==> flow/design.v (excerpt) <==
module top_module_d11(
    i_clk,
    i_reset,
    i_start,
    i_load,
    i_enc_dec,
    i_pt1,
    i_pt2,
    i_key1,
    i_key2,
    i_r,
    o_ct1,
    o_ct2,
    o_done
);
Size: roughly 5,900 cells after synthesis, roughly 58,000 um^2 of cells after synthesis.
clock: 3.22 ns
lec_check: 0
cap_margin: 20
core_margin: 2
core_utilization: 70
cts_cluster_size: 37
setup_slack_margin: 0.86
slew_margin: 20
run.sh (not shown) runs the stock make flow with config.mk's settings and CLKGATE_MAP_FILE=.
The baseline aborted during 4_1_cts on DPL-0038.
Edit:
- ABC_AREA: not set -> 1
- CORE_UTILIZATION: 70 -> 58
- CTS_CLUSTER_SIZE: 37 -> not set
- SETUP_SLACK_MARGIN: 0.86 -> 0.34
- clock period: 3.22 -> 3.2 ns (I/O delays scaled with it)
What happened:
- This time the run aborted during 5_1_grt, error GRT-0232
- area after synthesis came out higher by 4.7%
- synthesized cell count came out higher by 33%
- die size came out higher by 26%

* * *

## maple
top_module_d11 again, from the RTL that the note above started with.
clock: 3.59 ns
lec_check: 0
abc_area: 1
cap_margin: 20
cell_pad_in_sites_detail_placement: 1
cell_pad_in_sites_global_placement: 3
core_margin: 2
core_utilization: 24
cts_cluster_size: 72
max_routing_layer: met4
place_density_lb_addon: 0.26
slew_margin: 20
To summarise maple: no stage aborted, but the layout did not pass its checks, failing on setup timing.
Input changes introduced in sierra (baseline for comparison: maple):
- CELL_PAD_IN_SITES_GLOBAL_PLACEMENT removed (was 3)
- CORE_UTILIZATION changed from 24 to 71
- CTS_CLUSTER_SIZE removed (was 72)
- PLACE_DENSITY_LB_ADDON removed (was 0.26)
- ABC_AREA removed (was 1)
- CELL_PAD_IN_SITES_DETAIL_PLACEMENT removed (was 1)
- PLACE_DENSITY newly set to 0.65
- MAX_ROUTING_LAYER removed (was met4)
- the clock period (ns, I/O delays scaled along) changed from 3.59 to 4.32
==> results <==
- Status maple: flow complete, layout not clean - setup timing
- Tool error GRT-0232 stopped sierra during global routing (5_1_grt); no final results.
- Summary of sierra over maple: worst slack at placement up 0.82 ns; chip area estimate from yosys synthesis fell by about 4.5%; quantity of gates resized following cts dropped 47%; sequential fraction of the synthesis area increased by 1.7 points relative to the old numbers.
- sierra vs maple — post-synthesis net count dropped by more than 10%
The following lists how juniper was set up differently from sierra:
- SETUP_SLACK_MARGIN newly set to 0.1
- CORE_UTILIZATION changed from 71 to 40
- PLACE_DENSITY removed (was 0.65)
- the clock period (ns, I/O delays scaled along) changed from 4.32 to 5.57
Findings:
juniper reached the end of the flow, and the finished layout is clean on the timing, DRC and antenna checks.
As far as number of nets produced by synthesis goes, sierra and juniper are indistinguishable; the numbers are identical.
The height of the die in juniper is 1.3 times that in sierra.
Comparing sierra against juniper, there is no change at all in proportion of synthesized chip area in sequential cells.
Count of standard-cell rows (juniper vs. sierra) increases by more than a quarter
In the tables for sierra and juniper, initial core utilization reads higher with sierra.
Number of instances in the synthesized netlist came out exactly the same in sierra and juniper.
Die size: juniper exceeds sierra
What pepper does differently from juniper at the input level:
- CORE_UTILIZATION: 40 -> 16
- the clock period (ns, I/O delays scaled along): 5.57 -> 7.21
==> comparison <==
- pepper has completed all stages; timing, DRC and antenna checks passed.
- When pepper is measured against juniper, its highest cell delay on the worst timing path turns out 0.16 ns higher.
- juniper -> pepper: post-synthesis simple-gate area fraction delta 0, exact match
- pepper vs juniper, end point of the critical path: o_ct1[59] vs o_ct1[50]
- As far as number of nets at floorplan goes, pepper and juniper are indistinguishable; the numbers are identical.
- pepper vs juniper — die outline area climbed by more than 100%

* * *

== main ==
Starting RTL as in the previous note.
Design top_module_d11, start of the top module:
module top_module_d11(
    i_clk,
    i_reset,
    i_start,
    i_load,
    i_enc_dec,
    i_pt1,
    i_pt2,
    i_key1,
    i_key2,
    i_r,
    o_ct1,
    o_ct2,
    o_done
);
Settings: LEC_CHECK=0, CAP_MARGIN=20, CORE_ASPECT_RATIO=0.72, CORE_MARGIN=2, CORE_UTILIZATION=72, CTS_CLUSTER_DIAMETER=347, CTS_CLUSTER_SIZE=37, HOLD_SLACK_MARGIN=0.3, PLACE_DENSITY_LB_ADDON=0.05, SETUP_SLACK_MARGIN=1.47, SLEW_MARGIN=20; clock period 5.15 ns.
As the logs show, main stopped at 5_1_grt after a tool error, so it never reached the end of the flow.
Edits applied to the flow inputs when going from main to the feature branch:
--- a/flow/config.mk
+++ b/flow/config.mk
@@ -7,11 +7,9 @@
 export LEC_CHECK = 0
 export CAP_MARGIN = 20
-export CORE_ASPECT_RATIO = 0.72
 export CORE_MARGIN = 2
-export CORE_UTILIZATION = 72
+export CORE_UTILIZATION = 70
 export CTS_CLUSTER_DIAMETER = 347
 export CTS_CLUSTER_SIZE = 37
 export HOLD_SLACK_MARGIN = 0.3
-export PLACE_DENSITY_LB_ADDON = 0.05
-export SETUP_SLACK_MARGIN = 1.47
+export SETUP_SLACK_MARGIN = 0.86
 export SLEW_MARGIN = 20
==> flow/constraint.sdc <==
create_clock -name core_clock -period 3.31 [get_ports {i_clk}]
set_input_delay 0.6620 -clock core_clock [delete_from_list [all_inputs] [get_ports {i_clk}]]
set_output_delay 0.6620 -clock core_clock [all_outputs]
set_load 0.01 [all_outputs]
Results
Status for main and the feature branch: no clean run
The feature branch did not run to completion, as it errored out during 4_1_cts.
Die boundary width, main and the feature branch, higher one = main.
Re initial cell density of the core: main and the feature branch aren't equal, and the lower value belongs to the feature branch.
Die: the feature branch bigger than main

* * *

top_module_d11 again, from the RTL that the note above started with.
## top_module_d11
module top_module_d11(
    i_clk,
    i_reset,
    i_start,
    i_load,
    i_enc_dec,
    i_pt1,
    i_pt2,
    i_key1,
    i_key2,
    i_r,
    o_ct1,
    o_ct2,
    o_done
);
==> flow/config.mk <==
export PLATFORM = sky130hd
export DESIGN_NAME = top_module_d11
export DESIGN_NICKNAME = top_module_d11
export VERILOG_FILES = /design/flow/design.v
export SDC_FILE = /design/flow/constraint.sdc
export NUM_CORES = 4
export LEC_CHECK = 0
export ABC_AREA = 0
export CAP_MARGIN = 0
export CELL_PAD_IN_SITES_GLOBAL_PLACEMENT = 3
export CORE_ASPECT_RATIO = 1.15
export CORE_MARGIN = 2
export CORE_UTILIZATION = 72
export CTS_CLUSTER_DIAMETER = 134
export CTS_CLUSTER_SIZE = 14
export HOLD_SLACK_MARGIN = 0.01
export PLACE_DENSITY_LB_ADDON = 0.0
export SETUP_SLACK_MARGIN = 0.7
export SLEW_MARGIN = 25
==> flow/constraint.sdc <==
create_clock -name core_clock -period 2.4 [get_ports {i_clk}]
set_input_delay 0.4800 -clock core_clock [delete_from_list [all_inputs] [get_ports {i_clk}]]
set_output_delay 0.4800 -clock core_clock [all_outputs]
set_load 0.01 [all_outputs]
The starting point ended with an error in 3_1_place_gp_skip_io.
Change:
Settings changed: CELL_PAD_IN_SITES_GLOBAL_PLACEMENT 3 to 0, CTS_CLUSTER_DIAMETER 134 to 57, CTS_CLUSTER_SIZE 14 to 57, SLEW_MARGIN 25 to 15, TNS_END_PERCENT set to 40.
Outcome: Now the flow ended with an error in 4_1_cts; die area stays the same; synthesized cell count does not change; area after synthesis does not change.
Change:
Settings changed: CAP_MARGIN 0 to 25, CORE_ASPECT_RATIO 1.15 to 0.71, CORE_UTILIZATION 72 to 66, CTS_CLUSTER_DIAMETER 57 to 364, CTS_CLUSTER_SIZE 57 to not set, PLACE_DENSITY_LB_ADDON 0.0 to not set, SETUP_SLACK_MARGIN 0.7 to -0.22, SLEW_MARGIN 15 to 25, TNS_END_PERCENT 40 to not set.
Clock period 2.4 ns to 4.24 ns, I/O delays scaled along.
After rerunning:
- The changed run reached the layout checks and failed them: setup timing
- synthesized area stays the same
- die size grows by 9.0%
- synthesized cell count stays the same
Change:
Settings changed: CORE_ASPECT_RATIO 0.71 to 1.05, CORE_UTILIZATION 66 to 55, CTS_CLUSTER_DIAMETER 364 to 134, PLACE_DENSITY set to 0.58, SETUP_SLACK_MARGIN -0.22 to not set.
Clock period 4.24 ns to 3.51 ns, I/O delays scaled along.
- The new run completed and failed the layout checks on setup timing
- wire length rose by 8.4%
- design area increases by 19%
- setup slack loses 0.34 ns
- die area climbs by 20%
- sequential share of layout area drops by 4.9 points
- synthesized area stays the same
- non-clock buffer count goes up by 776
- cell count went up by 12%
- utilization decreases by 0.28 points
- register-to-register slack loses 0.35 ns
